## top
module top(input clk, rst, ball_speed, serve_type, angle, bat_size, restart, start, en_color, auto, hard_mode, input[3:0] mode, max_score, input[8:0] adc, output sel, size, output sound, output [9:0] RED, GRN, BLU, output HSYNC, VSYNC, px_clk, blank);
Size: about 7400 cells after synthesis, ~210 flip-flops, ~65 I/O pins.
Settings: LEC_CHECK=0, ABC_AREA=1, CAP_MARGIN=25, CORE_MARGIN=2, CORE_UTILIZATION=72, CTS_CLUSTER_DIAMETER=371, CTS_CLUSTER_SIZE=57, PLACE_DENSITY_LB_ADDON=0.06, SETUP_SLACK_MARGIN=0.74, SLEW_MARGIN=10, TNS_END_PERCENT=5; clock period 2.5 ns.
run.sh (not shown) runs the stock make flow with config.mk's settings and CLKGATE_MAP_FILE=.
The first run stopped in detailed placement (3_5_place_dp) with DPL-0033.
Then changed:
==> flow/config.mk (replaced) <==
export PLATFORM = sky130hd
export DESIGN_NAME = top
export DESIGN_NICKNAME = top
export VERILOG_FILES = /design/flow/design.v
export SDC_FILE = /design/flow/constraint.sdc
export NUM_CORES = 4
export LEC_CHECK = 0
export ABC_AREA = 1
export CAP_MARGIN = 20
export CORE_MARGIN = 2
export CORE_UTILIZATION = 56
export PLACE_DENSITY = 0.6
export SLEW_MARGIN = 5
==> flow/constraint.sdc (replaced) <==
create_clock -name core_clock -period 7.07 [get_ports {clk}]
set_input_delay 1.4140 -clock core_clock [delete_from_list [all_inputs] [get_ports {clk}]]
set_output_delay 1.4140 -clock core_clock [all_outputs]
set_load 0.01 [all_outputs]
What happened: This time the run produced a clean layout; die area is higher by 28%; synthesized area is unchanged; synthesized cell count is unchanged.
Then changed:
--- a/flow/config.mk
+++ b/flow/config.mk
@@ -10,4 +10,4 @@
 export CORE_MARGIN = 2
-export CORE_UTILIZATION = 56
+export CORE_UTILIZATION = 24
 export PLACE_DENSITY = 0.6
-export SLEW_MARGIN = 5
+export SLEW_MARGIN = 20
==> flow/constraint.sdc (replaced) <==
create_clock -name core_clock -period 8.61 [get_ports {clk}]
set_input_delay 1.7220 -clock core_clock [delete_from_list [all_inputs] [get_ports {clk}]]
set_output_delay 1.7220 -clock core_clock [all_outputs]
set_load 0.01 [all_outputs]
The new run passed the timing, design-rule and antenna checks.
Maximum frequency fell by about 15%.
Non-clock buffer count fell by 144.
Sequential power fell by about 18%.
Worst hold slack gains 0.038 ns.
Total power fell by 14%.
Worst setup slack gains 0.36 ns.
Then changed:
--- a/flow/config.mk
+++ b/flow/config.mk
@@ -7,7 +7,6 @@
 export LEC_CHECK = 0
-export ABC_AREA = 1
 export CAP_MARGIN = 20
 export CORE_MARGIN = 2
-export CORE_UTILIZATION = 24
-export PLACE_DENSITY = 0.6
+export CORE_UTILIZATION = 63
+export MAX_ROUTING_LAYER = met4
 export SLEW_MARGIN = 20
==> flow/constraint.sdc (replaced) <==
create_clock -name core_clock -period 13.3 [get_ports {clk}]
set_input_delay 2.6600 -clock core_clock [delete_from_list [all_inputs] [get_ports {clk}]]
set_output_delay 2.6600 -clock core_clock [all_outputs]
set_load 0.01 [all_outputs]
The changed run produced a clean layout. Hold slack is worse by 0.022 ns. Design area is higher by a few percent. Total power is lower by well over a third. Wire length is higher by roughly a tenth. Non-clock buffer count is higher by 21. First-iteration DRC count is higher by well over a third. Worst setup slack is better by 4.4 ns. Die size is lower by well over a third. Clock-buffer cell count is higher by 1.
Then changed:
--- a/flow/config.mk
+++ b/flow/config.mk
@@ -7,6 +7,7 @@
 export LEC_CHECK = 0
+export ABC_AREA = 1
 export CAP_MARGIN = 20
 export CORE_MARGIN = 2
-export CORE_UTILIZATION = 63
-export MAX_ROUTING_LAYER = met4
+export CORE_UTILIZATION = 72
+export PLACE_DENSITY = 0.6
 export SLEW_MARGIN = 20
==> flow/constraint.sdc (replaced) <==
create_clock -name core_clock -period 14.0 [get_ports {clk}]
set_input_delay 2.8000 -clock core_clock [delete_from_list [all_inputs] [get_ports {clk}]]
set_output_delay 2.8000 -clock core_clock [all_outputs]
set_load 0.01 [all_outputs]
=>
- cell count rises by 5.7%
- global-route usage grows by 2.8 points
- total power fell by 2.1%
- setup slack gets better by 0.29 ns
- register-to-register slack improves by 0.29 ns
- routed wire length shrinks by 12%
Power figures rest on the tool's default switching activity, not on a simulated workload.
